## flow/design.v

```verilog
module rtcClkDivider (
	input sys_clk,
	input rst,
	output tick_500Hz,  
	output tick_5s      
);
reg [10:0]counter1;
reg [128:0] counter2;
parameter KEYCHANGE_PERIOD = 5 ;   
localparam [128:0] ctrl = KEYCHANGE_PERIOD*10;
always @(posedge sys_clk) begin
	if (rst) begin
		counter1 <= 0;
		counter2 <= 0;
	end
	else begin
		if (counter1==999) begin
			counter1 <=counter1+1;
		end
		else if (counter1==1999) begin
			counter1 <=0;
		end
		else begin
			counter1<=counter1+1;
		end
		if (counter2==(ctrl/2-1)) begin
			counter2 <=counter2+1;
		end
		else if (counter2==(ctrl-1)) begin
			counter2 <=0;
		end
		else begin
			counter2 <=counter2+1;
		end
	end
end
assign tick_500Hz = !rst && (counter1==999) ;
assign tick_5s = !rst && (counter2==(ctrl/2-1)) ;
endmodule
module timekeeper (
	input clk,     
	input rst,
	input en,
	output[15:0] cur_time	
);
reg [15:0] ct;
always @(posedge clk) begin
	if (rst) begin
		ct <= 0;
	end
	else if (en) begin
		if (ct==16'b1111111111111111) begin
			ct<=0;
		end
		else begin
			ct<=ct+1;
		end
	end
end
assign cur_time =ct ;
endmodule
module hasher (
	input clk,     
	input rst,
	input en,
	input [15:0] cur_time,
	input [15:0] student_id,
	output [15:0] cur_hash	
);
reg [31:0] prev_hash;
reg [15:0] curhash;
always @(*) begin
	prev_hash=cur_hash;
	prev_hash=(cur_time^student_id)-prev_hash;
	prev_hash=prev_hash*prev_hash;
	prev_hash=prev_hash>>8;
	prev_hash=prev_hash & 16'b1111111111111111;
end
always @(posedge clk) begin
	if (rst) begin
		curhash <= 0;
	end
	else if (en) begin
		curhash <= prev_hash[15:0];
	end
end
assign cur_hash = curhash ;
endmodule
module buttonFsm (
	input clk,
	input rst,
	input en,
	input button,    
	output stateful_button
);
reg sb;
reg [1:0] state;
always @(posedge clk) begin
	if (rst) begin
		state <= 0;
	end
	else if (en) begin
	case(state)
	0:
	begin
		if (button) begin
			state <=3;
		end
		else begin
			state <=0;	
		end	
	end
	1:
	begin
		if (button) begin
			state <=2;
		end
		else begin
			state <=1;	
		end	
	end
	2:
	begin
		if (button) begin
			state <=2;
		end
		else begin
			state <=0;	
		end	
	end
	3:
	begin
		if (button) begin
			state <=3;
		end
		else begin
			state <=1;	
		end	
	end
	default: begin
	end
	endcase
	end
end
always @(state or button) begin
	sb=0;
	case(state)
	0:
	begin
		if (button) begin
			sb=1;
		end
		else begin
			sb=0;	
		end	
	end
	1:
	begin
		if (button) begin
			sb=0;
		end
		else begin
			sb=1;	
		end	
	end
	2:
	begin
		if (button) begin
			sb=0;
		end
		else begin
			sb=0;
		end	
	end
	3:
	begin
		if (button) begin
			sb=1;
		end
		else begin
			sb=1;
		end	
	end
	default:
	 begin
	end
	endcase
end
assign stateful_button = sb ;
endmodule
module b16toBCD (
	input [15:0] to_display,
	input enable,
	output [3:0] D5,	
	output [3:0] D4,	
	output [3:0] D3,	
	output [3:0] D2,	
	output [3:0] D1	
);
	reg [15:0] temp;
	reg [3:0] t5;	
	reg [3:0] t4;
	reg [3:0] t3;
	reg [3:0] t2;
	reg [3:0] t1;
	always @(enable or to_display) begin
		temp = to_display ;
		if (enable==0) begin
			t5 = 4'b1111 ;
			t4 = 4'b1111 ;
			t3 = 4'b1111 ;
			t2 = 4'b1111 ;
			t1 = 4'b1111 ;
		end	
		else begin
			t1 = temp % 10 ;
			temp =temp/10 ;
			t2 = temp % 10 ;
			temp =temp/10 ;
			t3 = temp % 10 ;
			temp =temp/10 ;
			t4 = temp % 10 ;
			temp =temp/10 ;
			t5 = temp % 10 ;
		end
	end
	assign D5 =t5 ;
	assign D4 = t4 ;
	assign D3 = t3 ;
	assign D2 =  t2;
	assign D1 = t1 ;
endmodule
module top (
	input sysclk,     
	input rst,        
	input button_in,
	input [15:0] student_id,
	output[3:0] D5_out,	
	output[3:0] D4_out,	
	output[3:0] D3_out,	
	output[3:0] D2_out,	
	output[3:0] D1_out		
);
wire tick500;
wire tick5s;
wire [15:0] curtime;
wire [15:0] curhash;
wire disp;
rtcClkDivider clkd(
	.sys_clk(sysclk),    
	.rst(rst),
	.tick_500Hz(tick500), 
	.tick_5s(tick5s)
	);
timekeeper timekep(
	.clk(sysclk),    
	.rst(rst),
	.en(tick5s),
	.cur_time(curtime)	
	);
hasher hs(
	.clk(sysclk),  
	.rst(rst),
	.en(tick5s),
	.cur_time(curtime),
	.student_id(student_id),
	.cur_hash(curhash)	
	);
buttonFsm button(
	.clk(sysclk),
	.rst(rst),
	.en(tick500),
	.button(button_in),    
	.stateful_button(disp)
	);
b16toBCD display(
	.to_display(curhash),
	.enable(disp),
	.D5(D5_out),	
	.D4(D4_out),
	.D3(D3_out),
	.D2(D2_out),
	.D1(D1_out)
	);
endmodule
```

## flow/constraint.sdc

```tcl
create_clock -name core_clock -period 11.8 [get_ports {sysclk}]
set_input_delay 2.3600 -clock core_clock [delete_from_list [all_inputs] [get_ports {sysclk}]]
set_output_delay 2.3600 -clock core_clock [all_outputs]
set_load 0.01 [all_outputs]
```

## flow/config.mk

```make
export PLATFORM = sky130hd
export DESIGN_NAME = top
export DESIGN_NICKNAME = top
export VERILOG_FILES = /design/flow/design.v
export SDC_FILE = /design/flow/constraint.sdc
export NUM_CORES = 4
export LEC_CHECK = 0
export ABC_AREA = 1
export CAP_MARGIN = 20
export CORE_MARGIN = 2
export CORE_UTILIZATION = 65
export CTS_CLUSTER_DIAMETER = 219
export CTS_CLUSTER_SIZE = 95
export SLEW_MARGIN = 20
```

## flow/run.sh

```bash
#!/bin/bash
# the make line also repeats each setting of config.mk as NAME=value (left out here)
make -C /OpenROAD-flow-scripts/flow DESIGN_CONFIG=/design/flow/config.mk WORK_HOME=/design/flow/orfs CLKGATE_MAP_FILE= finish
```

==> flow_summary.toml, run 1 <==
# physical design summary
[logic_synthesis]
synthDistinctLibCells = 61
synth-main-ff-cell = "dfxtp_1"
ys_top_logic_family = "simple AND/OR/NAND/NOR gates"
adder_share_pct = 22.3
ys_sh_aoi_pct = 8.89
synth.most_common_cell = "nand2_1"
ys.flops = 176
yosys_warnings = 5
async_flop_share_pct = 0
top_area_share_pct = 16.1
synth_area_leader_cell = "fa_1"
synth_nets = 3867
yosysSeqAreaShare_pct = 15.0
ys_sh_xor_pct = 5.34
common_cells = "nand2_1, inv_1, nor2_1, nand3_1, fa_1"
postSynthCellCount = 3544
avgSynthCellArea_sq_um = 6.62
syn-cell-area_sq_um = 23400
ys_cells = 3544
muxShareOfSynthArea_pct = 0
edf_count = 0
yosys_area_sq_um = 23400
ys_sh_simple_pct = 35.3
area_leaders = "fa_1, dfxtp_1, nand2_1"

[setup_path]
reg2reg_to = "hs.curhash[15]"
worst_path_most_repeated_cell = "nand2_2"
reg2reg_slack_ns = 0.82
rr_worst_depth = 47
rr_startpoint = "timekep.ct[0]"
crit_required_ns = 9.44
critPathMaxStageDelay_ns = 0.58
worstSetupStartpointType = "flop"
arrival_ns = 14.55
setup.worst_path.start = "hs.curhash[13]"
path_depth = 102
end_kind = "primary output"
slowest_stage = "xnor2_1"
cp_max_fo = 7
cpLargestDelayFamily = "simple AND/OR/NAND/NOR gates"
endpoint = "D4_out[1]"
path_buffers = 19
crit_type = "flop to primary output"

[cells_and_area]
fin_area_sq_um = 31000
nNetsFinal = 4509
area_growth_pct = 32.3
finalNonFillerCells = 4664

[sta]
worst_pin_slew_ns = 0.848
post-route-period-util_pct = 143
finalWorstSetupSlack_ns = -5.11
setup-violations-final = 24
hold_violations = 0
fin_skew_ns = 0.0228
maxSlewHeadroom_pct = 42.9
timing.fmax_mhz = 59.1
slew_viol_final = 0
rsz0062_at_grt = "true"
period_needed_ns = 16.91

[place]
hpwlAfterDp_um = 56300
io_buffers = 38
dpl_cell_area_sq_um = 28600
place.gp.congestion = 0.938
dp.cells = 4540

[grt]
grt_pass1_vias = 27400
grt.met2_usage_pct = 71.3
grt_use_met3_pct = 6.12
grt_usage_pct = 40.1
antenna_found_initial = 4
grt_overflow = 0
grt_max_degree = 45
gr-max-usage-layer = "met2"
grt_util_met1_pct = 45.8
grt_pass1_wl_um = 126000

[hold_path]
hold_path_depth = 1
min-delay-start = "clkd.counter2[106]"
hold_path_class = "flop to flop"
worstHoldEndpoint = "clkd.counter2[106]"

[power]
p_sw_share_pct = 52.4
p_comb_share_pct = 88.1
p_comb_uw = 9090
p_int_uw = 4910
power.switching_uw = 5400
clk-power_uw = 628
ir_drop_v = 0.00219
p_seq_uw = 596
power.leakage_uw = 0.0158
p_clk_share_pct = 6.1
top_power_group = "combinational cells"
power_density_nw_per_um2 = 332
power_uw = 10300
seqPwrFrac_pct = 5.8

[route]
drtPass1Iterations = 9
dr_total_vias = 28300
wire_per_inst_um = 18.9
drc = 0
wl_um = 88100
drt.antenna.violating_nets = 0
via_per_inst = 6.08
dr.first_iter.drc_count = 2905

[clock_network]
cts_root_buf = "clkbuf_16"
clk_pin_slew_ns = 0.08
hold_buffers = 0
clk_path_buf_depth = 2
cts_sinks = 176
htree_num_levels = 4
cts_tree = "built"
clk_latency_ns = 0.47
cts-buffers-inserted = 17

[floorplanning]
die_h_um = 194
fp_util_pct = 65.9
die-area_sq_um = 37600
io_pins = 39
core-area_sq_um = 35600
core.rowCount = 69
dieWidth_um = 194

[job]
warnings = 38
maxCapViolCount = 0

[outcome]
status = "finished with violations"
check-failures = "negative setup slack"
[what timing repair did]
action                     4_1_cts  5_1_grt
setup endpoints to repair       19       21
cloned                          11        0
gates resized                  179      180
pin swaps                       49       87
setup buffers                   35       42
[per-layer routing]
layer | part of all wire [%] | wire (um) | vias to the layer above
li1 | - | - | 12600
met1 | 34 | 30400 | 13000
met4 | 8.4 | 7420 | 2
met3 | 11 | 9940 | 798
met2 | 46 | 40400 | 1964
met5 | 0.016 | 14 | -
[through the flow]
stage | utilization (%) | setup slack, ns | TNS (ns) | hold WS (ns)
after floorplan | - | -1.05 | -6.50 | 0.418
after CTS | 84.3 | -2.65 | -22.82 | 0.469
final | 87.2 | -5.11 | -67.70 | 0.473
after global routing | 87.2 | -5.85 | -79.14 | 0.509
after detailed placement | 80.4 | -2.90 | -27.16 | 0.454
after global placement | 80.4 | -2.26 | -19.41 | 0.429
[layout make-up]
| type | count | area [sq um] |
|---|---|---|
| repair buffers | 671 | 5160 |
| well taps | 461 | 577 |
| clock buffers | 17 | 425 |
| flip-flops and latches | 176 | 3530 |
| diodes | 4 | 10.0 |
| multi-input cells | 2583 | 18300 |
| fillers | 1931 | 4550 |
| clock inverters | 15 | 213 |
| inverters | 737 | 2790 |
==> inputs of run 2 (changes only) <==
CAP_MARGIN = 30   (was 20)
CELL_PAD_IN_SITES_DETAIL_PLACEMENT = 1   (was default)
CELL_PAD_IN_SITES_GLOBAL_PLACEMENT = 1   (was default)
CORE_ASPECT_RATIO = 0.95   (was default)
CORE_UTILIZATION = 22   (was 65)
CTS_CLUSTER_DIAMETER = 167   (was 219)
CTS_CLUSTER_SIZE = 77   (was 95)
MAX_ROUTING_LAYER = met4   (was default)
MIN_ROUTING_LAYER = met2   (was default)
PLACE_DENSITY_LB_ADDON = 0.15   (was default)
SLEW_MARGIN = 40   (was 20)
TNS_END_PERCENT = 100   (was default)
clock period = 31.2 ns   (was 11.8 ns; I/O delays follow)
==> run 2 against run 1 <==
  * Now clean on timing, DRC and antenna
  * Area after synthesis did not move
  * Largest power group unchanged
  * Highest routed layer is now met4
  * Clock-buffer cell count up 4
  * Die area increased to 2.9 times the previous value
  * Critical endpoint is now D4_out[3]
  * Combinational power shrank 75%
  * Hold slack got worse by 0.020 ns
  * Critical path type unchanged
==> flow_summary.toml, run 2 <==
# physical design summary
[power]
p_int_uw = 1240
p_clk_share_pct = 8.8
power.switching_uw = 1460
p_sw_share_pct = 54.0
p_comb_uw = 2240
power.leakage_uw = 0.0122
clk-power_uw = 238
p_comb_share_pct = 82.9
power_density_nw_per_um2 = 104
seqPwrFrac_pct = 8.3
top_power_group = "combinational cells"
p_seq_uw = 225
ir_drop_v = 0.000243

[hold_path]
min-delay-start = "clkd.counter1[0]"
hold_path_depth = 1
hold_path_class = "flop to flop"
worstHoldEndpoint = "clkd.counter1[0]"

[logic_synthesis]
ys_sh_aoi_pct = 8.89
top_area_share_pct = 16.1
synth_area_leader_cell = "fa_1"
avgSynthCellArea_sq_um = 6.62
ys_sh_simple_pct = 35.3
synthDistinctLibCells = 61
yosys_area_sq_um = 23400
yosysSeqAreaShare_pct = 15.0
ys_top_logic_family = "simple AND/OR/NAND/NOR gates"
async_flop_share_pct = 0
synth.most_common_cell = "nand2_1"
muxShareOfSynthArea_pct = 0
ys_cells = 3544
yosys_warnings = 5
adder_share_pct = 22.3
postSynthCellCount = 3544
edf_count = 0
syn-cell-area_sq_um = 23400
synth-main-ff-cell = "dfxtp_1"
synth_nets = 3867
area_leaders = "fa_1, dfxtp_1, nand2_1"
ys_sh_xor_pct = 5.34
ys.flops = 176
common_cells = "nand2_1, inv_1, nor2_1, nand3_1, fa_1"

[setup_path]
reg2reg_to = "hs.curhash[15]"
reg2reg_slack_ns = 19.67
worst_path_most_repeated_cell = "nand2_1"
rr_worst_depth = 45
crit_required_ns = 24.96
end_kind = "primary output"
critPathMaxStageDelay_ns = 0.53
cpLargestDelayFamily = "simple AND/OR/NAND/NOR gates"
arrival_ns = 16.42
rr_startpoint = "hs.curhash[2]"
path_depth = 99
slowest_stage = "inv_4"
crit_type = "flop to primary output"
cp_max_fo = 46
endpoint = "D4_out[3]"
worstSetupStartpointType = "flop"
setup.worst_path.start = "hs.curhash[13]"
path_buffers = 11

[place]
place.gp.congestion = 0.839
hpwlAfterDp_um = 62300
dpl_cell_area_sq_um = 25400
io_buffers = 38
dp_slack_ns = 9.20

[route]
via_per_inst = 6.21
wire_per_inst_um = 15.6
wl_um = 78200
dr_total_vias = 31000
drt.antenna.violating_nets = 0
dr.first_iter.drc_count = 2298
drc = 0
drtPass1Iterations = 6

[clock_network]
clk_pin_slew_ns = 0.07
cts_tree = "built"
htree_num_levels = 4
clk_path_buf_depth = 2
postCtsResizedCells = 0
cts-buffers-inserted = 17
hold_buffers = 0
post-cts-setup-buffers = 0
clk_latency_ns = 0.52
cts_sinks = 176
cts_root_buf = "clkbuf_16"

[floorplanning]
core-area_sq_um = 106000
io_pins = 39
core.rowCount = 116
fp_util_pct = 22.2
dieWidth_um = 339
die_h_um = 322
die-area_sq_um = 109000

[sta]
period_needed_ns = 22.66
setup-violations-final = 0
slew_viol_final = 0
timing.fmax_mhz = 44.1
worst_pin_slew_ns = 0.851
hold_violations = 0
whs_ns = 0.453
finalWorstSetupSlack_ns = 8.54
post-route-period-util_pct = 72.6
setup-tns-final_ns = 0
rsz0062_at_grt = "false"
fin_skew_ns = 0.0190
maxSlewHeadroom_pct = 42.7

[grt]
grt_pass1_wl_um = 127000
grt_max_degree = 70
grt_pass1_vias = 36600
grt_overflow = 0
antenna_found_initial = 1
grt_usage_pct = 23.0

[cells_and_area]
fin_area_sq_um = 26100
utilization_pct = 24.7
area_growth_pct = 11.2
num-fill-cells = 13300
nNetsFinal = 3885

[job]
warnings = 33
maxCapViolCount = 0

[outcome]
status = "timing/DRC/antenna clean"
run 2: cell type report:
type	count	area, sq um	area share, %
Antenna cell	9	22.5	0.0864
Clock buffer	21	460	1.77
Clock inverter	11	146	0.561
Inverter	737	2770	10.6
Multi-Input combinational cell	2573	16900	64.7
Sequential cell	176	3520	13.5
Tap cell	1416	1770	6.79
Timing Repair Buffer	57	522	2.00
run 2: per-layer routing:
metal	part of all wire (%)	vias to the layer above	GRT usage (%)	routed length [um]
li1	-	11200	-	-
met1	0	11600	-	0
met2	53	8043	24.7	41700
met3	45	188	33.2	34800
met4	2.1	0	2.38	1650
met5	0	-	-	0
run 2: metrics by stage:
| step | std cells | power [uW] |
|---|---|---|
| floorplan | 3544 | 1800 |
| global placement | 4959 | 2530 |
| detailed placement | 4959 | 2530 |
| CTS | 4991 | 2790 |
| global route | 4996 | 3190 |
| finish | 5000 | 2710 |
==> inputs of run 3 (changes only) <==
ABC_AREA = default   (was 1)
CAP_MARGIN = 20   (was 30)
CELL_PAD_IN_SITES_DETAIL_PLACEMENT = default   (was 1)
CELL_PAD_IN_SITES_GLOBAL_PLACEMENT = default   (was 1)
CORE_ASPECT_RATIO = default   (was 0.95)
CORE_UTILIZATION = 40   (was 22)
CTS_CLUSTER_DIAMETER = default   (was 167)
CTS_CLUSTER_SIZE = default   (was 77)
MAX_ROUTING_LAYER = default   (was met4)
MIN_ROUTING_LAYER = default   (was met2)
PLACE_DENSITY_LB_ADDON = default   (was 0.15)
SLEW_MARGIN = 20   (was 40)
TNS_END_PERCENT = default   (was 100)
clock period = 12.6 ns   (was 31.2 ns; I/O delays follow)
==> run 3 against run 2 <==
  * Now fails the layout checks on negative setup slack
  * Hold slack gained 0.00054 ns
  * Register-to-register slack lost 17 ns
  * Synthesized cell count shrank 15%
  * Sequential power grew 150%
  * Clock power grew 130%
  * Largest cell class unchanged
==> flow_summary.toml, run 3 <==
# physical design summary
[outcome]
status = "finished with violations"
check-failures = "negative setup slack"

[setup_path]
reg2reg_to = "hs.curhash[15]"
rr_startpoint = "hs.curhash[1]"
crit_type = "flop to primary output"
endpoint = "D4_out[2]"
critPathMaxStageDelay_ns = 0.60
end_kind = "primary output"
worst_path_most_repeated_cell = "buf_4"
worstSetupStartpointType = "flop"
rr_worst_depth = 42
slowest_stage = "a2111oi_0"
arrival_ns = 10.15
reg2reg_slack_ns = 2.65
cpLargestDelayFamily = "AND-OR/OR-AND gates"
cp_max_fo = 12
path_buffers = 14
path_depth = 50
setup.worst_path.start = "hs.curhash[13]"
crit_required_ns = 10.08

[logic_synthesis]
ys_sh_xor_pct = 9.77
synthDistinctLibCells = 129
async_flop_share_pct = 0
ys_sh_simple_pct = 25.0
top_area_share_pct = 16.1
edf_count = 0
avgSynthCellArea_sq_um = 7.80
postSynthCellCount = 3015
syn-cell-area_sq_um = 23500
synth-main-ff-cell = "dfxtp_1"
ys_cells = 3015
yosys_area_sq_um = 23500
ys_sh_aoi_pct = 19.1
muxShareOfSynthArea_pct = 1.79
ys_top_logic_family = "simple AND/OR/NAND/NOR gates"
common_cells = "nor2_1, inv_1, nand2_1, fa_1, dfxtp_1"
area_leaders = "fa_1, dfxtp_1, nor2_1"
yosys_warnings = 5
synth.most_common_cell = "nor2_1"
synth_nets = 3338
adder_share_pct = 22.6
synth_area_leader_cell = "fa_1"
yosysSeqAreaShare_pct = 15.0
ys.flops = 176

[floorplanning]
die_h_um = 247
die-area_sq_um = 60800
fp_util_pct = 40.6
dieWidth_um = 247
core-area_sq_um = 57900
core.rowCount = 88
io_pins = 39

[clock_network]
clk_pin_slew_ns = 0.08
clk_path_buf_depth = 2
cts_sinks = 176
cts-buffers-inserted = 17
htree_num_levels = 4
clk_latency_ns = 0.45
cts_tree = "built"
hold_buffers = 0
cts_root_buf = "clkbuf_16"

[grt]
grt_overflow = 0
grt_usage_pct = 23.5
grt_max_degree = 76
grt_pass1_vias = 24000
antenna_found_initial = 1
grt_pass1_wl_um = 118000

[place]
hpwlAfterDp_um = 56900
dpl_cell_area_sq_um = 28300
io_buffers = 38
place.gp.congestion = 0.884

[power]
top_power_group = "combinational cells"
ir_drop_v = 0.000618
p_sw_share_pct = 48.7
p_comb_share_pct = 80.7
power_density_nw_per_um2 = 186
seqPwrFrac_pct = 9.8
p_comb_uw = 4620
p_int_uw = 2940
power.leakage_uw = 0.0137
power_uw = 5730
clk-power_uw = 544
power.switching_uw = 2790
p_seq_uw = 559
p_clk_share_pct = 9.5

[sta]
setup-tns-final_ns = -0.209
fin_skew_ns = 0.0179
slew_viol_final = 0
worst_pin_slew_ns = 0.865
finalWorstSetupSlack_ns = -0.0695
period_needed_ns = 12.67
hold_violations = 0
rsz0062_at_grt = "true"
setup-violations-final = 4
maxSlewHeadroom_pct = 42.3
whs_ns = 0.454
post-route-period-util_pct = 101
timing.fmax_mhz = 78.9

[route]
drtPass1Iterations = 8
drc = 0
dr.first_iter.drc_count = 1334
dr_total_vias = 23800
via_per_inst = 5.50
wl_um = 72300
wire_per_inst_um = 16.7
drt.antenna.violating_nets = 0

[hold_path]
hold_path_class = "flop to flop"
min-delay-start = "clkd.counter1[0]"
hold_path_depth = 1
worstHoldEndpoint = "clkd.counter1[0]"

[cells_and_area]
final-comb-area_sq_um = 19700
fin_area_sq_um = 30900
nNetsFinal = 3876
area_growth_pct = 31.2
num-fill-cells = 5419
seq_area_sq_um = 3530
utilization_pct = 53.3

[job]
maxCapViolCount = 0
warnings = 35
-- run 3: repair_timing --
item,4_1_cts,5_1_grt
setup buffers,41,53
pin swaps,47,118
endpoints found under the hold margin,0,0
gates cloned,0,0
gates resized,110,203
setup endpoints to repair,12,17
-- run 3: cell type report --
type / count / share of cell area, %
multi-input cells: 2422 / 63.8
inverters: 305 / 3.74
diodes: 1 / 0.00811
repair buffers: 631 / 16.0
well taps: 765 / 3.10
clock buffers: 18 / 1.42
clock inverters: 14 / 0.551
flip-flops and latches: 176 / 11.4
-- run 3: metal layers --
layer / share of wire [%] / vias up / GRT usage (%)
met2: 51 / 552 / 42.9
met1: 44 / 11600 / 29.7
li1: - / 11600 / -
met3: 3.4 / 88 / 2.00
met5: 0 / - / 0
met4: 1.8 / 0 / 5.76
-- run 3: per-stage QoR --
stage               setup WS (ns)  instances
finish                    -0.0695       4332
global route               -0.498       4331
CTS                       -0.0718       4278
detailed placement         -0.391       4205
global placement           -0.116       4205
floorplan                  0.0333       3015
==> inputs of run 4 (changes only) <==
ABC_AREA = 1   (was default)
CAP_MARGIN = 5   (was 20)
CELL_PAD_IN_SITES_DETAIL_PLACEMENT = 0   (was default)
CELL_PAD_IN_SITES_GLOBAL_PLACEMENT = 0   (was default)
CORE_ASPECT_RATIO = 0.95   (was default)
CORE_UTILIZATION = 72   (was 40)
CTS_CLUSTER_DIAMETER = 29   (was default)
CTS_CLUSTER_SIZE = 70   (was default)
PLACE_DENSITY_LB_ADDON = 0.12   (was default)
SETUP_SLACK_MARGIN = 3.83   (was default)
TNS_END_PERCENT = 100   (was default)
clock period = 15.5 ns   (was 12.6 ns; I/O delays follow)
==> run 4 against run 3 <==
  * The flow now stops in global routing
  * Synthesized cell count grew 18%
  * Die area down 44%
  * Area after synthesis shrank 0.35%
==> flow_summary.toml, run 4 <==
# physical design summary
[outcome]
status = "did not finish"
stop_stage = "global routing"
error_line = "[ERROR GRT-0232] Routing congestion too high. Check the congestion heatmap in the GUI."

[logic_synthesis]
avgSynthCellArea_sq_um = 6.62
ys_sh_aoi_pct = 8.89
yosys_area_sq_um = 23400
adder_share_pct = 22.3
synth-main-ff-cell = "dfxtp_1"
muxShareOfSynthArea_pct = 0
synth_area_leader_cell = "fa_1"
synthDistinctLibCells = 61
ys_sh_xor_pct = 5.34
ys_top_logic_family = "simple AND/OR/NAND/NOR gates"
top_area_share_pct = 16.1
synth_nets = 3867
ys_cells = 3544
synth.most_common_cell = "nand2_1"
ys.flops = 176
common_cells = "nand2_1, inv_1, nor2_1, nand3_1, fa_1"
yosysSeqAreaShare_pct = 15.0
postSynthCellCount = 3544
edf_count = 0
area_leaders = "fa_1, dfxtp_1, nand2_1"
ys_sh_simple_pct = 35.3
syn-cell-area_sq_um = 23400
yosys_warnings = 5
async_flop_share_pct = 0

[grt]
grt_usage_pct = 93.6
grt_overflow = 739

[floorplanning]
core-area_sq_um = 32100
dieWidth_um = 189
core.rowCount = 64
io_pins = 39
fp_util_pct = 73.0
die-area_sq_um = 34000
die_h_um = 180

[clock_network]
cts_sinks = 176
cts_root_buf = "clkbuf_16"
htree_num_levels = 4
cts-buffers-inserted = 17
clk_path_buf_depth = 2
hold_buffers = 0

[place]
hpwlAfterDp_um = 50300
place.gp.congestion = 0.980
io_buffers = 38
dpl_cell_area_sq_um = 24900
run 4: repair_timing:
item | 4_1_cts
setup endpoints to repair | 27
setup buffers | 231
gates cloned | 11
resized | 375
pin swaps | 198
run 4: routing by layer:
| metal | GRT usage, % | overflow |
|---|---|---|
| met1 | 90.7 | 33 |
| met2 | 104 | 408 |
| met3 | 84.3 | 35 |
| met4 | 99.1 | 255 |
| met5 | 68.2 | 8 |
run 4: stage by stage:
stage	cells	hold slack [ns]	setup TNS, ns	setup WS, ns
floorplan	3544	0.418	0	1.91
global placement	4020	0.433	-0.265	-0.122
detailed placement	4020	0.447	-3.01	-0.622
CTS	4294	0.457	0	0.192
==> inputs of run 5 (changes only) <==
CAP_MARGIN = 20   (was 5)
CELL_PAD_IN_SITES_GLOBAL_PLACEMENT = default   (was 0)
CORE_ASPECT_RATIO = 0.98   (was 0.95)
CORE_MARGIN = 6   (was 2)
CORE_UTILIZATION = 40   (was 72)
CTS_CLUSTER_DIAMETER = 369   (was 29)
CTS_CLUSTER_SIZE = 93   (was 70)
GPL_TIMING_DRIVEN = 0   (was default)
HOLD_SLACK_MARGIN = 0.27   (was default)
MAX_ROUTING_LAYER = met4   (was default)
PLACE_DENSITY_LB_ADDON = 0.17   (was 0.12)
SETUP_SLACK_MARGIN = default   (was 3.83)
TNS_END_PERCENT = default   (was 100)
clock period = 25.0 ns   (was 15.5 ns; I/O delays follow)
==> run 5 against run 4 <==
  * Now clean on timing, DRC and antenna
  * Die area is 90% higher
  * Area after synthesis stayed put
  * Synthesized cell count stayed put
==> flow_summary.toml, run 5 <==
# physical design summary
[floorplanning]
die_h_um = 252
core-area_sq_um = 57700
die-area_sq_um = 64600
fp_util_pct = 40.6
dieWidth_um = 257
core.rowCount = 87
io_pins = 39

[sta]
rsz0062_at_grt = "false"
setup-tns-final_ns = 0
post-route-period-util_pct = 75.8
whs_ns = 0.458
hold_violations = 0
fin_skew_ns = 0.0180
setup-violations-final = 0
maxSlewHeadroom_pct = 34.7
worst_pin_slew_ns = 0.976
slew_viol_final = 0
period_needed_ns = 18.95
timing.fmax_mhz = 52.8

[hold_path]
worstHoldEndpoint = "clkd.counter1[0]"
min-delay-start = "clkd.counter1[0]"
hold_path_class = "flop to flop"
hold_path_depth = 1

[clock_network]
clk_pin_slew_ns = 0.07
cts-buffers-inserted = 17
cts_tree = "built"
cts_sinks = 176
postCtsResizedCells = 0
post-cts-setup-buffers = 0
clk_latency_ns = 0.46
cts_root_buf = "clkbuf_16"
clk_path_buf_depth = 2
htree_num_levels = 4
hold_buffers = 0

[power]
p_comb_uw = 2850
ir_drop_v = 0.000497
p_sw_share_pct = 55.8
power.leakage_uw = 0.0122
p_clk_share_pct = 7.8
top_power_group = "combinational cells"
p_comb_share_pct = 83.9
power_density_nw_per_um2 = 134
seqPwrFrac_pct = 8.3
clk-power_uw = 265
p_seq_uw = 281
power.switching_uw = 1890
p_int_uw = 1500

[cells_and_area]
area_growth_pct = 8.10
num-fill-cells = 6194
fin_area_sq_um = 25300
utilization_pct = 43.9
nNetsFinal = 3923
finalNonFillerCells = 4369

[logic_synthesis]
muxShareOfSynthArea_pct = 0
yosys_warnings = 5
top_area_share_pct = 16.1
yosys_area_sq_um = 23400
avgSynthCellArea_sq_um = 6.62
adder_share_pct = 22.3
synth-main-ff-cell = "dfxtp_1"
ys_cells = 3544
yosysSeqAreaShare_pct = 15.0
ys_sh_simple_pct = 35.3
synth_nets = 3867
synthDistinctLibCells = 61
postSynthCellCount = 3544
ys.flops = 176
ys_sh_xor_pct = 5.34
ys_top_logic_family = "simple AND/OR/NAND/NOR gates"
edf_count = 0
ys_sh_aoi_pct = 8.89
synth_area_leader_cell = "fa_1"
common_cells = "nand2_1, inv_1, nor2_1, nand3_1, fa_1"
async_flop_share_pct = 0
synth.most_common_cell = "nand2_1"
syn-cell-area_sq_um = 23400
area_leaders = "fa_1, dfxtp_1, nand2_1"

[setup_path]
reg2reg_to = "hs.curhash[15]"
critPathMaxStageDelay_ns = 0.54
worst_path_most_repeated_cell = "nand2_1"
rr_startpoint = "hs.curhash[2]"
crit_type = "flop to primary output"
path_buffers = 21
endpoint = "D4_out[3]"
slowest_stage = "clkdlybuf4s50_1"
crit_required_ns = 20.00
reg2reg_slack_ns = 13.26
cp_max_fo = 10
cpLargestDelayFamily = "simple AND/OR/NAND/NOR gates"
path_depth = 93
setup.worst_path.start = "hs.curhash[13]"
rr_worst_depth = 45
end_kind = "primary output"
arrival_ns = 13.95
worstSetupStartpointType = "flop"

[grt]
grt_max_degree = 19
antenna_found_initial = 0
grt_pass1_wl_um = 103000
grt_overflow = 0
grt_usage_pct = 19.3
grt_pass1_vias = 20900

[route]
drt.antenna.violating_nets = 0
drtPass1Iterations = 6
wl_um = 60800
via_per_inst = 4.98
wl_met2_um = 26700
wire_per_inst_um = 13.9
wl_met1_um = 30200
drc = 0
dr_total_vias = 21800
dr_wl_met3_um = 2740
topRoutingLayerUsed = "met4"
dr.first_iter.drc_count = 1204
antennaDiodeCount = 0

[job]
maxCapViolCount = 0
warnings = 33

[place]
hpwlAfterDp_um = 51100
place.gp.congestion = 0.893
dpl_cell_area_sq_um = 24800
io_buffers = 37
dp.cells = 4337

[outcome]
status = "timing/DRC/antenna clean"
==> run 5: final cells by class <==
type | instances | area, sq um | area share [%]
clock buffers | 17 | 425 | 1.68
multi-input cells | 2573 | 16800 | 66.4
inverters | 737 | 2770 | 10.9
repair buffers | 37 | 370 | 1.46
plain buffers | 58 | 324 | 1.28
clock inverters | 15 | 145 | 0.573
flip-flops and latches | 176 | 3520 | 13.9
well taps | 756 | 946 | 3.73
==> run 5: stage by stage <==
step / setup slack [ns] / total power (uW)
final: 6.05 / 3390
after global routing: 4.29 / 3880
after CTS: 6.00 / 3500
after detailed placement: 6.59 / 3210
after global placement: 6.50 / 3140
after floorplan: 9.21 / 2250
==> run 5: routing by layer <==
metal,vias to the layer above,global-route usage [%]
li1,11400,-
met1,9900,26.7
met2,397,30.0
met3,61,2.68
met4,0,4.56
met5,-,-
==> inputs of run 6 (changes only) <==
CELL_PAD_IN_SITES_DETAIL_PLACEMENT = default   (was 0)
CORE_ASPECT_RATIO = default   (was 0.98)
CORE_MARGIN = 2   (was 6)
CORE_UTILIZATION = 64   (was 40)
CTS_CLUSTER_DIAMETER = default   (was 369)
CTS_CLUSTER_SIZE = default   (was 93)
GPL_TIMING_DRIVEN = default   (was 0)
HOLD_SLACK_MARGIN = default   (was 0.27)
MAX_ROUTING_LAYER = default   (was met4)
PLACE_DENSITY = 0.35   (was default)
PLACE_DENSITY_LB_ADDON = default   (was 0.17)
clock period = 15.4 ns   (was 25.0 ns; I/O delays follow)
==> run 6 against run 5 <==
  * Global-route usage increased by 14 points
  * Final area grew 9.7%
  * Critical path depth rose by 3
  * Largest cell class unchanged
  * Total power up 58%
  * Combinational power rose by 56%
  * Now fails the layout checks on negative setup slack
  * Hold slack got worse by 0.012 ns
  * Sequential share of layout area is 1.2 points lower
  * Area after synthesis is the same
  * Clock power up 71%
==> flow_summary.toml, run 6 <==
# physical design summary
[logic_synthesis]
ys.flops = 176
area_leaders = "fa_1, dfxtp_1, nand2_1"
synthDistinctLibCells = 61
ys_sh_xor_pct = 5.34
ys_sh_simple_pct = 35.3
ys_sh_aoi_pct = 8.89
synth-main-ff-cell = "dfxtp_1"
yosys_area_sq_um = 23400
muxShareOfSynthArea_pct = 0
common_cells = "nand2_1, inv_1, nor2_1, nand3_1, fa_1"
avgSynthCellArea_sq_um = 6.62
syn-cell-area_sq_um = 23400
adder_share_pct = 22.3
ys_cells = 3544
synth.most_common_cell = "nand2_1"
yosysSeqAreaShare_pct = 15.0
yosys_warnings = 5
edf_count = 0
ys_top_logic_family = "simple AND/OR/NAND/NOR gates"
top_area_share_pct = 16.1
synth_area_leader_cell = "fa_1"
async_flop_share_pct = 0
synth_nets = 3867
postSynthCellCount = 3544

[sta]
setup-tns-final_ns = -2.73
finalWorstSetupSlack_ns = -0.473
period_needed_ns = 15.87
whs_ns = 0.446
setup-violations-final = 7
maxSlewHeadroom_pct = 37.0
worst_pin_slew_ns = 0.938
hold_violations = 0
fin_skew_ns = 0.0145
post-route-period-util_pct = 103
rsz0062_at_grt = "true"
slew_viol_final = 0
timing.fmax_mhz = 63.0

[setup_path]
rr_worst_depth = 44
crit_type = "flop to primary output"
rr_startpoint = "timekep.ct[0]"
setup.worst_path.start = "hs.curhash[13]"
critPathMaxStageDelay_ns = 0.33
reg2reg_to = "hs.curhash[15]"
crit_required_ns = 12.32
cp_max_fo = 7
path_buffers = 13
arrival_ns = 12.79
endpoint = "D4_out[3]"
worst_path_most_repeated_cell = "nand2_4"
end_kind = "primary output"
worstSetupStartpointType = "flop"
reg2reg_slack_ns = 3.90
slowest_stage = "dfxtp_2"
cpLargestDelayFamily = "simple AND/OR/NAND/NOR gates"
path_depth = 96

[route]
drtPass1Iterations = 7
dr.first_iter.drc_count = 1620
drc = 0
drt.antenna.violating_nets = 0
via_per_inst = 5.64
dr_total_vias = 24000
wire_per_inst_um = 15.3
wl_um = 65100
antennaDiodeCount = 0

[power]
ir_drop_v = 0.00173
p_comb_uw = 4440
p_int_uw = 2440
power.leakage_uw = 0.0138
p_clk_share_pct = 8.5
p_sw_share_pct = 54.4
power.switching_uw = 2910
seqPwrFrac_pct = 8.5
p_seq_uw = 457
top_power_group = "combinational cells"
power_density_nw_per_um2 = 193
p_comb_share_pct = 83.0
clk-power_uw = 454

[cells_and_area]
finalNonFillerCells = 4251
final-comb-area_sq_um = 18200
nNetsFinal = 4093
utilization_pct = 76.5
seq_area_sq_um = 3530
area_growth_pct = 18.5
num-fill-cells = 2833

[grt]
grt_pass1_wl_um = 107000
grt.met2_usage_pct = 58.8
grt_use_met3_pct = 4.13
grt_util_met1_pct = 42.3
grt_max_degree = 70
grt_pass1_vias = 23400
antenna_found_initial = 0
grt_usage_pct = 33.5
gr-max-usage-layer = "met2"
grt_overflow = 0

[clock_network]
cts_tree = "built"
cts-buffers-inserted = 17
clk_latency_ns = 0.45
hold_buffers = 0
cts_sinks = 176
clk_pin_slew_ns = 0.08
clk_path_buf_depth = 2
htree_num_levels = 4
cts_root_buf = "clkbuf_16"

[outcome]
check-failures = "negative setup slack"
status = "finished with violations"

[floorplanning]
core-area_sq_um = 36300
core.rowCount = 70
io_pins = 39
die-area_sq_um = 38200
die_h_um = 195
fp_util_pct = 64.5
dieWidth_um = 195

[place]
dp_slack_ns = -0.577
io_buffers = 38
hpwlAfterDp_um = 48200
dp.cells = 4091
place.gp.congestion = 0.927

[job]
warnings = 36
maxCapViolCount = 0

[hold_path]
hold_path_class = "flop to flop"
worstHoldEndpoint = "clkd.counter1[0]"
hold_path_depth = 1
min-delay-start = "clkd.counter1[0]"
-- run 6: per-layer routing --
| metal | up-vias | wire length, um |
|---|---|---|
| li1 | 11800 | - |
| met1 | 11200 | 27200 |
| met2 | 846 | 31500 |
| met3 | 198 | 3880 |
| met4 | 0 | 2620 |
| met5 | - | 0 |
-- run 6: repair_timing --
| item | 4_1_cts | 5_1_grt |
|---|---|---|
| setup endpoints to repair | 7 | 11 |
| pin swaps | 93 | 130 |
| setup buffers | 54 | 64 |
| gates cloned | 8 | 2 |
| gates resized | 155 | 212 |
-- run 6: area by class of cell --
cell class,instances,share of cell area [%]
clock buffer,18,1.54
clock inverter,14,0.594
inverter,737,10.0
multi-input combinational,2582,65.4
sequential,176,12.7
tap,468,2.11
timing repair buffer,256,7.59
-- run 6: per-stage QoR --
step	area (sq um)	total power, uW
after floorplan	23400	3650
after global placement	24800	4640
final	27800	5350
after detailed placement	24800	4770
after global routing	27800	5990
after CTS	26500	5330
==> inputs of run 7 (changes only) <==
ABC_AREA = default   (was 1)
CORE_UTILIZATION = 72   (was 64)
CTS_CLUSTER_DIAMETER = 28   (was default)
CTS_CLUSTER_SIZE = 87   (was default)
PLACE_DENSITY = default   (was 0.35)
PLACE_DENSITY_LB_ADDON = 0.28   (was default)
SETUP_SLACK_MARGIN = 3.9   (was default)
TNS_END_PERCENT = 40   (was default)
clock period = 26.9 ns   (was 15.4 ns; I/O delays follow)
==> run 7 against run 6 <==
  * The run now finishes clean
  * Final area down 11%
  * Setup slack better by 7.1 ns
  * Sequential share of layout area up 1.5 points
  * Wire length up 0.21%
  * Largest power group unchanged
  * Sequential power down 43%
==> flow_summary.toml, run 7 <==
# physical design summary
[outcome]
status = "timing/DRC/antenna clean"

[clock_network]
postCtsResizedCells = 0
htree_num_levels = 4
cts-buffers-inserted = 17
cts_root_buf = "clkbuf_16"
clk_latency_ns = 0.44
hold_buffers = 0
post-cts-setup-buffers = 0
clk_path_buf_depth = 2
cts_sinks = 176
cts_tree = "built"
clk_pin_slew_ns = 0.07

[place]
hpwlAfterDp_um = 50600
dp.cells = 3405
io_buffers = 38
place.gp.congestion = 0.961

[hold_path]
min-delay-start = "clkd.counter1[0]"
hold_path_class = "flop to flop"
worstHoldEndpoint = "clkd.counter1[0]"
hold_path_depth = 1

[grt]
grt_use_met3_pct = 5.27
grt_util_met1_pct = 49.0
antenna_found_initial = 1
gr-max-usage-layer = "met2"
grt_overflow = 0
grt_pass1_wl_um = 108000
grt_pass1_vias = 22400
grt.met2_usage_pct = 65.3
grt_max_degree = 118
grt_usage_pct = 38.7

[logic_synthesis]
area_leaders = "fa_1, dfxtp_1, nor2_1"
top_area_share_pct = 16.1
edf_count = 0
muxShareOfSynthArea_pct = 1.79
yosys_warnings = 5
synth_area_leader_cell = "fa_1"
yosys_area_sq_um = 23500
async_flop_share_pct = 0
ys_top_logic_family = "simple AND/OR/NAND/NOR gates"
synth-main-ff-cell = "dfxtp_1"
avgSynthCellArea_sq_um = 7.80
adder_share_pct = 22.6
ys_sh_aoi_pct = 19.1
ys_cells = 3015
common_cells = "nor2_1, inv_1, nand2_1, fa_1, dfxtp_1"
ys_sh_simple_pct = 25.0
synth_nets = 3338
synth.most_common_cell = "nor2_1"
ys.flops = 176
postSynthCellCount = 3015
syn-cell-area_sq_um = 23500
yosysSeqAreaShare_pct = 15.0
ys_sh_xor_pct = 9.77
synthDistinctLibCells = 129

[sta]
rsz0062_at_grt = "false"
worst_pin_slew_ns = 1.15
timing.fmax_mhz = 49.4
hold_violations = 0
slew_viol_final = 0
maxSlewHeadroom_pct = 22.7
setup-violations-final = 0
setup-tns-final_ns = 0
period_needed_ns = 20.24
fin_skew_ns = 0.00999
post-route-period-util_pct = 75.2

[route]
wl_um = 65200
wire_per_inst_um = 19.0
drtPass1Iterations = 9
drt.antenna.violating_nets = 0
via_per_inst = 6.55
drc = 0
antennaDiodeCount = 0
dr.first_iter.drc_count = 2351
dr_total_vias = 22500

[power]
p_int_uw = 1340
p_comb_uw = 2210
power.switching_uw = 1380
p_seq_uw = 262
power.leakage_uw = 0.0105
ir_drop_v = 0.000565
p_clk_share_pct = 9.2
p_comb_share_pct = 81.2
seqPwrFrac_pct = 9.6
clk-power_uw = 250
p_sw_share_pct = 50.6
power_uw = 2720
top_power_group = "combinational cells"
power_density_nw_per_um2 = 110

[floorplanning]
die-area_sq_um = 34100
core-area_sq_um = 32400
core.rowCount = 66
die_h_um = 185
io_pins = 39
dieWidth_um = 185
fp_util_pct = 72.7

[setup_path]
crit_type = "flop to primary output"
worst_path_most_repeated_cell = "ha_1"
path_depth = 49
slowest_stage = "o41ai_1"
worstSetupStartpointType = "flop"
end_kind = "primary output"
setup.worst_path.start = "hs.curhash[13]"
critPathMaxStageDelay_ns = 0.94
reg2reg_slack_ns = 16.09
endpoint = "D4_out[2]"
path_buffers = 8
rr_startpoint = "hs.curhash[3]"
reg2reg_to = "hs.curhash[15]"
rr_worst_depth = 40
cp_max_fo = 31
arrival_ns = 14.86
crit_required_ns = 21.52
cpLargestDelayFamily = "simple AND/OR/NAND/NOR gates"

[cells_and_area]
finalNonFillerCells = 3437
nNetsFinal = 3305
area_growth_pct = 5.37

[job]
maxCapViolCount = 0
warnings = 35
-- run 7: metal layers --
layer  share of wire (%)  up-vias
li1                    -    10400
met5               0.018        -
met3                 7.7      300
met1                  40    10600
met2                  48     1162
met4                 5.0        2
-- run 7: layout make-up --
cell class,count,area (sq um)
Multi-Input combinational cell,2422,18400
Fill cell,2252,7580
Sequential cell,176,3520
Inverter,305,1150
Tap cell,442,553
Timing Repair Buffer,60,549
Clock buffer,18,429
Clock inverter,14,171
-- run 7: metrics by stage --
step / hold WS [ns] / cell area [sq um] / util, % / setup WS (ns)
2_1_floorplan: 0.418 / 23500 / - / 10.79
3_3_place_gp: 0.426 / 24200 / 74.7 / 7.98
3_5_place_dp: 0.437 / 24200 / 74.7 / 7.48
4_1_cts: 0.454 / 24800 / 76.6 / 6.99
5_1_grt: 0.488 / 24800 / 76.6 / 5.57
6_report: 0.451 / 24800 / 76.6 / 6.66
==> inputs of run 8 (changes only) <==
CORE_UTILIZATION = 71   (was 72)
CTS_CLUSTER_DIAMETER = default   (was 28)
CTS_CLUSTER_SIZE = 36   (was 87)
HOLD_SLACK_MARGIN = -0.08   (was default)
PLACE_DENSITY_LB_ADDON = default   (was 0.28)
SETUP_SLACK_MARGIN = -0.02   (was 3.9)
TNS_END_PERCENT = default   (was 40)
clock period = 11.8 ns   (was 26.9 ns; I/O delays follow)
==> run 8 against run 7 <==
  * Die area increased by 1.4%
  * Synthesized cell count unchanged
  * Area after synthesis unchanged
  * The flow now stops in global routing
==> flow_summary.toml, run 8 <==
# physical design summary
[outcome]
status = "did not finish"
stop_stage = "global routing"
error_line = "[ERROR GRT-0116] Global routing finished with congestion. Check the congestion regions in the DRC Viewer."

[grt]
grt_usage_pct = 90.3
grt_overflow = 724

[clock_network]
clk_path_buf_depth = 2
htree_num_levels = 4
cts_sinks = 176
cts_root_buf = "clkbuf_16"
cts-buffers-inserted = 17
hold_buffers = 0

[logic_synthesis]
synth_nets = 3338
ys_cells = 3015
yosys_warnings = 5
ys_sh_xor_pct = 9.77
ys_sh_simple_pct = 25.0
adder_share_pct = 22.6
syn-cell-area_sq_um = 23500
muxShareOfSynthArea_pct = 1.79
ys.flops = 176
ys_top_logic_family = "simple AND/OR/NAND/NOR gates"
synthDistinctLibCells = 129
top_area_share_pct = 16.1
postSynthCellCount = 3015
yosys_area_sq_um = 23500
synth-main-ff-cell = "dfxtp_1"
avgSynthCellArea_sq_um = 7.80
async_flop_share_pct = 0
yosysSeqAreaShare_pct = 15.0
area_leaders = "fa_1, dfxtp_1, nor2_1"
edf_count = 0
synth.most_common_cell = "nor2_1"
synth_area_leader_cell = "fa_1"
ys_sh_aoi_pct = 19.1
common_cells = "nor2_1, inv_1, nand2_1, fa_1, dfxtp_1"

[place]
hpwlAfterDp_um = 64600
dp_slack_ns = -0.827
place.gp.congestion = 0.970
io_buffers = 38

[floorplanning]
dieWidth_um = 186
die-area_sq_um = 34600
io_pins = 39
die_h_um = 186
core.rowCount = 66
core-area_sq_um = 32600
fp_util_pct = 72.1
run 8: what timing repair did:
item,in CTS
pin swaps,135
setup endpoints to repair,21
gates resized,272
setup buffers,80
endpoints found under the hold margin,0
run 8: per-layer routing:
metal	GRT usage, %	overflow
met3	78.9	17
met4	96.9	230
met5	54.5	3
met2	105	461
met1	85.9	13
run 8: per-stage QoR:
stage / hold slack (ns) / util, % / total power, uW / cells / cell area (sq um)
floorplan: 0.418 / - / 4260 / 3015 / 23900
global placement: 0.430 / 88.4 / 6170 / 3984 / 28800
detailed placement: 0.439 / 88.4 / 6860 / 3984 / 28800
CTS: 0.455 / 95.2 / 8880 / 4095 / 31000
==> inputs of run 9 (changes only) <==
CELL_PAD_IN_SITES_DETAIL_PLACEMENT = 1   (was default)
CELL_PAD_IN_SITES_GLOBAL_PLACEMENT = 0   (was default)
CORE_UTILIZATION = 68   (was 71)
CTS_CLUSTER_SIZE = default   (was 36)
GPL_ROUTABILITY_DRIVEN = 0   (was default)
HOLD_SLACK_MARGIN = default   (was -0.08)
PLACE_DENSITY_LB_ADDON = 0.09   (was default)
SETUP_SLACK_MARGIN = 5.0   (was -0.02)
SLEW_MARGIN = 5   (was 20)
TNS_END_PERCENT = 70   (was default)
clock period = 30.1 ns   (was 11.8 ns; I/O delays follow)
==> run 9 against run 8 <==
  * The flow stops in detailed placement
  * Synthesized cell count stayed put
  * Die area is 4.3% higher
  * Area after synthesis stayed put
==> flow_summary.toml, run 9 <==
# physical design summary
[logic_synthesis]
ys_sh_xor_pct = 9.77
ys_cells = 3015
ys_sh_aoi_pct = 19.1
area_leaders = "fa_1, dfxtp_1, nor2_1"
postSynthCellCount = 3015
synth.most_common_cell = "nor2_1"
synth_nets = 3338
async_flop_share_pct = 0
yosysSeqAreaShare_pct = 15.0
synthDistinctLibCells = 129
ys_sh_simple_pct = 25.0
edf_count = 0
syn-cell-area_sq_um = 23500
ys.flops = 176
synth_area_leader_cell = "fa_1"
top_area_share_pct = 16.1
ys_top_logic_family = "simple AND/OR/NAND/NOR gates"
avgSynthCellArea_sq_um = 7.80
yosys_warnings = 5
common_cells = "nor2_1, inv_1, nand2_1, fa_1, dfxtp_1"
yosys_area_sq_um = 23500
muxShareOfSynthArea_pct = 1.79
adder_share_pct = 22.6
synth-main-ff-cell = "dfxtp_1"

[floorplanning]
dieWidth_um = 190
core-area_sq_um = 34300
die-area_sq_um = 36100
core.rowCount = 68
fp_util_pct = 68.6
die_h_um = 190
io_pins = 39

[outcome]
status = "did not finish"
error_line = "[ERROR DPL-0033] detailed placement checks failed during check placement."
stop_stage = "detailed placement"

[place]
io_buffers = 38
## run 9: metrics by stage
step	worst slack [ns]	cells	power, uW
floorplan	13.35	3015	1670
global placement	10.90	3420	2060
==> inputs of run 10 (changes only) <==
ABC_AREA = 1   (was default)
CAP_MARGIN = 35   (was 20)
CELL_PAD_IN_SITES_GLOBAL_PLACEMENT = 1   (was 0)
CORE_ASPECT_RATIO = 0.64   (was default)
CORE_UTILIZATION = 22   (was 68)
CTS_CLUSTER_DIAMETER = 167   (was default)
CTS_CLUSTER_SIZE = 41   (was default)
GPL_ROUTABILITY_DRIVEN = default   (was 0)
HOLD_SLACK_MARGIN = 0.19   (was default)
MAX_ROUTING_LAYER = met5   (was default)
MIN_ROUTING_LAYER = met2   (was default)
PLACE_DENSITY = 0.41   (was default)
PLACE_DENSITY_LB_ADDON = default   (was 0.09)
SETUP_SLACK_MARGIN = -1.82   (was 5.0)
SLEW_MARGIN = 20   (was 5)
TNS_END_PERCENT = 100   (was 70)
clock period = 31.2 ns   (was 30.1 ns; I/O delays follow)
==> run 10 against run 9 <==
  * Now clean on timing, DRC and antenna
  * Area after synthesis is 0.35% lower
  * Die area went up to 3.0 times the previous value
  * Synthesized cell count is 18% higher
==> flow_summary.toml, run 10 <==
# physical design summary
[clock_network]
postCtsResizedCells = 0
cts_tree = "built"
clk_path_buf_depth = 2
clk_pin_slew_ns = 0.09
clk_latency_ns = 0.53
htree_num_levels = 4
hold_buffers = 0
cts-buffers-inserted = 17
cts_root_buf = "clkbuf_16"
cts_sinks = 176
post-cts-setup-buffers = 0

[grt]
grt_pass1_vias = 38000
grt_usage_pct = 24.3
grt_pass1_wl_um = 136000
grt_overflow = 0
antenna_found_initial = 2
grt_max_degree = 70

[floorplanning]
core.rowCount = 95
dieWidth_um = 412
io_pins = 39
fp_util_pct = 22.3
die-area_sq_um = 109000
core-area_sq_um = 105000
die_h_um = 265

[route]
via_per_inst = 6.35
wl_um = 86300
wire_per_inst_um = 17.3
dr_total_vias = 31700
dr.first_iter.drc_count = 1856
drc = 0
drt.antenna.violating_nets = 0
drtPass1Iterations = 6

[setup_path]
reg2reg_slack_ns = 18.86
slowest_stage = "inv_4"
endpoint = "D4_out[3]"
critPathMaxStageDelay_ns = 0.56
cpLargestDelayFamily = "simple AND/OR/NAND/NOR gates"
path_buffers = 11
rr_startpoint = "hs.curhash[2]"
setup.worst_path.start = "hs.curhash[13]"
rr_worst_depth = 44
path_depth = 97
crit_required_ns = 24.96
arrival_ns = 16.95
worstSetupStartpointType = "flop"
cp_max_fo = 46
crit_type = "flop to primary output"
reg2reg_to = "hs.curhash[15]"
worst_path_most_repeated_cell = "nand2_1"
end_kind = "primary output"

[sta]
setup-violations-final = 0
rsz0062_at_grt = "false"
slew_viol_final = 0
setup-tns-final_ns = 0
post-route-period-util_pct = 74.3
worst_pin_slew_ns = 1.00
fin_skew_ns = 0.0307
finalWorstSetupSlack_ns = 8.01
period_needed_ns = 23.19
maxSlewHeadroom_pct = 32.8
hold_violations = 0
timing.fmax_mhz = 43.1

[power]
p_comb_uw = 2500
p_seq_uw = 226
p_sw_share_pct = 57.5
power.leakage_uw = 0.0122
seqPwrFrac_pct = 7.6
p_clk_share_pct = 8.0
ir_drop_v = 0.000180
p_int_uw = 1260
power_density_nw_per_um2 = 114
p_comb_share_pct = 84.4
power.switching_uw = 1700
clk-power_uw = 238
top_power_group = "combinational cells"

[logic_synthesis]
syn-cell-area_sq_um = 23400
synth.most_common_cell = "nand2_1"
ys_sh_aoi_pct = 8.89
synth-main-ff-cell = "dfxtp_1"
yosysSeqAreaShare_pct = 15.0
synth_nets = 3867
top_area_share_pct = 16.1
avgSynthCellArea_sq_um = 6.62
edf_count = 0
synthDistinctLibCells = 61
ys.flops = 176
synth_area_leader_cell = "fa_1"
ys_sh_xor_pct = 5.34
adder_share_pct = 22.3
postSynthCellCount = 3544
yosys_warnings = 5
muxShareOfSynthArea_pct = 0
ys_top_logic_family = "simple AND/OR/NAND/NOR gates"
async_flop_share_pct = 0
yosys_area_sq_um = 23400
ys_cells = 3544
common_cells = "nand2_1, inv_1, nor2_1, nand3_1, fa_1"
ys_sh_simple_pct = 35.3
area_leaders = "fa_1, dfxtp_1, nand2_1"

[cells_and_area]
finalNonFillerCells = 4987
utilization_pct = 24.7
fin_area_sq_um = 26100
area_growth_pct = 11.2
nNetsFinal = 3890

[place]
hpwlAfterDp_um = 69500
dpl_cell_area_sq_um = 25400
dp.cells = 4952
place.gp.congestion = 0.865
io_buffers = 38
dp_slack_ns = 8.76

[job]
warnings = 33
maxCapViolCount = 0

[hold_path]
min-delay-start = "clkd.counter1[0]"
worstHoldEndpoint = "clkd.counter1[0]"
hold_path_depth = 1
hold_path_class = "flop to flop"

[outcome]
status = "timing/DRC/antenna clean"
==> run 10: area by class of cell <==
cell class              count  area (sq um)
repair buffers             62           572
clock buffers              18           439
flip-flops and latches    176          3520
inverters                 737          2770
diodes                      1          2.50
clock inverters            14           163
well taps                1406          1760
fillers                 13200         79300
multi-input cells        2573         16800
==> run 10: routing by layer <==
layer  up-vias  track usage, %  wire (um)
met5         -            5.39        617
met4        24            2.44       1390
met3       166            42.9      46000
met2      8654            21.9      38300
met1     11600               -          0
li1      11200               -          -
==> run 10: through the flow <==
stage                     power, uW  hold slack, ns
after floorplan                1800           0.418
after global placement         2690           0.433
after detailed placement       2690           0.446
after CTS                      2960           0.464
after global routing           3380           0.508
final                          2960           0.462
==> inputs of run 11 (changes only) <==
ABC_AREA = default   (was 1)
CAP_MARGIN = 20   (was 35)
CELL_PAD_IN_SITES_DETAIL_PLACEMENT = default   (was 1)
CELL_PAD_IN_SITES_GLOBAL_PLACEMENT = default   (was 1)
CORE_ASPECT_RATIO = default   (was 0.64)
CORE_UTILIZATION = 66   (was 22)
CTS_CLUSTER_DIAMETER = default   (was 167)
CTS_CLUSTER_SIZE = default   (was 41)
HOLD_SLACK_MARGIN = default   (was 0.19)
MAX_ROUTING_LAYER = default   (was met5)
MIN_ROUTING_LAYER = default   (was met2)
PLACE_DENSITY = default   (was 0.41)
SETUP_SLACK_MARGIN = 4.56   (was -1.82)
TNS_END_PERCENT = default   (was 100)
clock period = 20.7 ns   (was 31.2 ns; I/O delays follow)
==> run 11 against run 10 <==
  * Synthesized cell count decreased by 15%
  * Critical path depth decreased by 49
  * Via count decreased by 29%
  * Clock skew decreased by 0.015 ns
  * Sequential power increased by about 50%
  * Critical path type unchanged
  * Highest routed layer unchanged
==> flow_summary.toml, run 11 <==
# physical design summary
[outcome]
status = "timing/DRC/antenna clean"

[job]
maxCapViolCount = 0
warnings = 38

[sta]
timing.fmax_mhz = 63.6
post-route-period-util_pct = 76.0
rsz0062_at_grt = "true"
worst_pin_slew_ns = 1.01
hold_violations = 0
period_needed_ns = 15.73
setup-tns-final_ns = 0
slew_viol_final = 0
fin_skew_ns = 0.0154
setup-violations-final = 0
finalWorstSetupSlack_ns = 4.97
maxSlewHeadroom_pct = 32.4

[clock_network]
clk_pin_slew_ns = 0.07
cts-buffers-inserted = 17
htree_num_levels = 4
cts_tree = "built"
clk_path_buf_depth = 2
clk_latency_ns = 0.44
hold_buffers = 0
cts_root_buf = "clkbuf_16"
cts_sinks = 176

[place]
hpwlAfterDp_um = 48600
place.gp.congestion = 0.980
io_buffers = 38
dp_slack_ns = 2.65

[logic_synthesis]
synth_area_leader_cell = "fa_1"
synthDistinctLibCells = 129
synth.most_common_cell = "nor2_1"
avgSynthCellArea_sq_um = 7.80
yosysSeqAreaShare_pct = 15.0
synth_nets = 3338
yosys_warnings = 5
adder_share_pct = 22.6
edf_count = 0
ys.flops = 176
ys_sh_xor_pct = 9.77
area_leaders = "fa_1, dfxtp_1, nor2_1"
muxShareOfSynthArea_pct = 1.79
ys_sh_aoi_pct = 19.1
syn-cell-area_sq_um = 23500
ys_cells = 3015
ys_top_logic_family = "simple AND/OR/NAND/NOR gates"
async_flop_share_pct = 0
yosys_area_sq_um = 23500
ys_sh_simple_pct = 25.0
common_cells = "nor2_1, inv_1, nand2_1, fa_1, dfxtp_1"
top_area_share_pct = 16.1
synth-main-ff-cell = "dfxtp_1"
postSynthCellCount = 3015

[cells_and_area]
nNetsFinal = 3368
area_growth_pct = 10.3
num-fill-cells = 2782

[power]
ir_drop_v = 0.000589
clk-power_uw = 331
p_clk_share_pct = 9.6
power.switching_uw = 1710
p_comb_share_pct = 80.5
seqPwrFrac_pct = 9.9
p_sw_share_pct = 49.6
p_seq_uw = 340
power_density_nw_per_um2 = 133
power.leakage_uw = 0.0111
p_int_uw = 1740
top_power_group = "combinational cells"
p_comb_uw = 2780

[setup_path]
end_kind = "primary output"
rr_worst_depth = 41
reg2reg_to = "hs.curhash[15]"
endpoint = "D4_out[2]"
worstSetupStartpointType = "flop"
crit_required_ns = 16.56
cpLargestDelayFamily = "simple AND/OR/NAND/NOR gates"
worst_path_most_repeated_cell = "buf_4"
rr_startpoint = "hs.curhash[2]"
critPathMaxStageDelay_ns = 0.56
path_depth = 48
setup.worst_path.start = "hs.curhash[13]"
path_buffers = 9
crit_type = "flop to primary output"
arrival_ns = 11.59
reg2reg_slack_ns = 10.02
cp_max_fo = 18
slowest_stage = "or4_4"

[route]
via_per_inst = 6.39
dr.first_iter.drc_count = 1975
dr_total_vias = 22500
drt.antenna.violating_nets = 0
wire_per_inst_um = 18.3
drc = 0
drtPass1Iterations = 5
wl_um = 64600
antennaDiodeCount = 0

[hold_path]
hold_path_class = "flop to flop"
min-delay-start = "clkd.counter1[0]"
worstHoldEndpoint = "clkd.counter1[0]"
hold_path_depth = 1

[floorplanning]
die_h_um = 193
io_pins = 39
core-area_sq_um = 35300
die-area_sq_um = 37200
core.rowCount = 69
dieWidth_um = 193
fp_util_pct = 66.6

[grt]
antenna_found_initial = 1
grt_pass1_wl_um = 106000
grt_max_degree = 102
grt_overflow = 0
grt_usage_pct = 34.9
grt_pass1_vias = 21800
[run 11: layer usage]
metal  GRT usage (%)  vias up  part of all wire [%]
li1                -    10600                     -
met1            45.5    10900                    42
met2            58.9      908                    48
met3            4.22      183                   6.7
met4            13.6        2                   3.4
met5               0        -                 0.015
[run 11: metrics by stage]
| step | total power (uW) | cells | area (sq um) | utilization [%] | hold slack, ns |
|---|---|---|---|---|---|
| detailed placement | 3110 | 3429 | 24200 | 68.7 | 0.448 |
| finish | 3450 | 3519 | 26000 | 73.5 | 0.458 |
| CTS | 3480 | 3488 | 25400 | 72.0 | 0.463 |
| floorplan | 2430 | 3015 | 23500 | - | 0.418 |
| global route | 3870 | 3519 | 26000 | 73.5 | 0.496 |
| global placement | 3000 | 3429 | 24200 | 68.7 | 0.430 |
[run 11: what timing repair did]
item / CTS / global route
pin swaps: 21 / 23
endpoints found under the setup margin: 15 / 11
gates resized: 72 / 70
buffers inserted: 27 / 30
[run 11: final cells by class]
| cell class | count | area (sq um) | area share [%] |
|---|---|---|---|
| clock buffers | 18 | 439 | 1.69 |
| clock inverters | 14 | 170 | 0.655 |
| inverters | 305 | 1160 | 4.45 |
| multi-input cells | 2422 | 19000 | 73.2 |
| flip-flops and latches | 176 | 3540 | 13.6 |
| well taps | 461 | 577 | 2.22 |
| repair buffers | 123 | 1070 | 4.11 |
==> inputs of run 12 (changes only) <==
CORE_UTILIZATION = 65   (was 66)
SETUP_SLACK_MARGIN = default   (was 4.56)
clock period = 15.8 ns   (was 20.7 ns; I/O delays follow)
==> run 12 against run 11 <==
  * Combinational power rose by about 30%
  * Still clean
  * Highest routed layer unchanged
  * Clock skew is 0.0019 ns lower
  * Clock power up about 40%
  * Synthesized cell count unchanged
  * Largest cell class unchanged
  * Setup slack got worse by 4.3 ns
==> flow_summary.toml, run 12 <==
# physical design summary
[setup_path]
path_depth = 51
end_kind = "primary output"
rr_worst_depth = 41
path_buffers = 11
cp_max_fo = 10
reg2reg_slack_ns = 5.06
endpoint = "D4_out[2]"
crit_type = "flop to primary output"
crit_required_ns = 12.64
critPathMaxStageDelay_ns = 0.57
reg2reg_to = "hs.curhash[15]"
worstSetupStartpointType = "flop"
setup.worst_path.start = "hs.curhash[13]"
arrival_ns = 11.97
cpLargestDelayFamily = "AND-OR/OR-AND gates"
rr_startpoint = "hs.curhash[2]"
slowest_stage = "clkdlybuf4s50_1"

[clock_network]
cts-buffers-inserted = 17
htree_num_levels = 4
clk_latency_ns = 0.43
hold_buffers = 0
clk_pin_slew_ns = 0.07
cts_tree = "built"
cts_root_buf = "clkbuf_16"
cts_sinks = 176
clk_path_buf_depth = 2

[floorplanning]
die-area_sq_um = 37700
io_pins = 39
core-area_sq_um = 35600
dieWidth_um = 194
fp_util_pct = 66.1
die_h_um = 194
core.rowCount = 69

[logic_synthesis]
yosys_area_sq_um = 23500
syn-cell-area_sq_um = 23500
muxShareOfSynthArea_pct = 1.79
ys_top_logic_family = "simple AND/OR/NAND/NOR gates"
postSynthCellCount = 3015
avgSynthCellArea_sq_um = 7.80
synth-main-ff-cell = "dfxtp_1"
ys.flops = 176
ys_sh_xor_pct = 9.77
yosys_warnings = 5
area_leaders = "fa_1, dfxtp_1, nor2_1"
ys_cells = 3015
top_area_share_pct = 16.1
synth_area_leader_cell = "fa_1"
synthDistinctLibCells = 129
common_cells = "nor2_1, inv_1, nand2_1, fa_1, dfxtp_1"
adder_share_pct = 22.6
async_flop_share_pct = 0
ys_sh_aoi_pct = 19.1
synth.most_common_cell = "nor2_1"
ys_sh_simple_pct = 25.0
yosysSeqAreaShare_pct = 15.0
edf_count = 0
synth_nets = 3338

[grt]
grt_usage_pct = 33.5
grt_overflow = 0
antenna_found_initial = 2
grt_pass1_wl_um = 106000
grt_pass1_vias = 22100
grt_max_degree = 106

[route]
drc = 0
wl_met2_um = 30900
wl_um = 63400
wl_met1_um = 26500
drtPass1Iterations = 6
topRoutingLayerUsed = "met5"
drt.antenna.violating_nets = 0
dr.first_iter.drc_count = 1881
wire_per_inst_um = 18.0
dr_wl_met3_um = 3710
via_per_inst = 6.34
dr_total_vias = 22300

[sta]
hold_violations = 0
period_needed_ns = 15.13
setup-tns-final_ns = 0
slew_viol_final = 0
maxSlewHeadroom_pct = 24.1
timing.fmax_mhz = 66.1
finalWorstSetupSlack_ns = 0.672
worst_pin_slew_ns = 1.13
fin_skew_ns = 0.0134
setup-violations-final = 0
post-route-period-util_pct = 95.7

[power]
p_seq_uw = 446
ir_drop_v = 0.000730
power.leakage_uw = 0.0109
seqPwrFrac_pct = 9.9
p_int_uw = 2310
power_uw = 4510
top_power_group = "combinational cells"
p_sw_share_pct = 48.9
clk-power_uw = 463
p_clk_share_pct = 10.3
power.switching_uw = 2210
p_comb_uw = 3610
p_comb_share_pct = 79.9
power_density_nw_per_um2 = 177

[outcome]
status = "timing/DRC/antenna clean"

[place]
io_buffers = 38
dpl_cell_area_sq_um = 24600
hpwlAfterDp_um = 49500
dp_slack_ns = 0.350
place.gp.congestion = 0.918
dp.cells = 3472

[cells_and_area]
num-fill-cells = 2847
seq_area_sq_um = 3520
area_growth_pct = 8.52
nNetsFinal = 3371
fin_area_sq_um = 25500
finalNonFillerCells = 3522
final-comb-area_sq_um = 18600

[hold_path]
min-delay-start = "clkd.counter1[0]"
hold_path_depth = 1
worstHoldEndpoint = "clkd.counter1[0]"
hold_path_class = "flop to flop"

[job]
maxCapViolCount = 0
warnings = 38
==> run 12: metal layers <==
metal	GRT usage (%)	vias to the layer above
met1	42.6	10800
met3	4.02	179
met2	58.2	842
li1	-	10600
met4	13.0	2
met5	0	-
==> run 12: what timing repair did <==
action	4_1_cts	5_1_grt
resized	0	43
pin swaps	1	12
endpoints found under the hold margin	0	0
buffers inserted	2	16
endpoints found under the setup margin	3	12
==> run 12: cell type report <==
| class | instances | area share [%] |
|---|---|---|
| repair buffers | 126 | 4.09 |
| inverters | 305 | 4.49 |
| clock inverters | 12 | 0.779 |
| flip-flops and latches | 176 | 13.8 |
| clock buffers | 19 | 1.73 |
| multi-input cells | 2422 | 72.8 |
| diodes | 1 | 0.00980 |
| well taps | 461 | 2.26 |
==> run 12: through the flow <==
stage,util [%],hold slack [ns]
6_report,71.8,0.455
5_1_grt,71.8,0.478
4_1_cts,70.9,0.456
2_1_floorplan,-,0.418
3_5_place_dp,69.1,0.441
3_3_place_gp,69.1,0.434
Power is estimated from default activity; no workload was simulated.
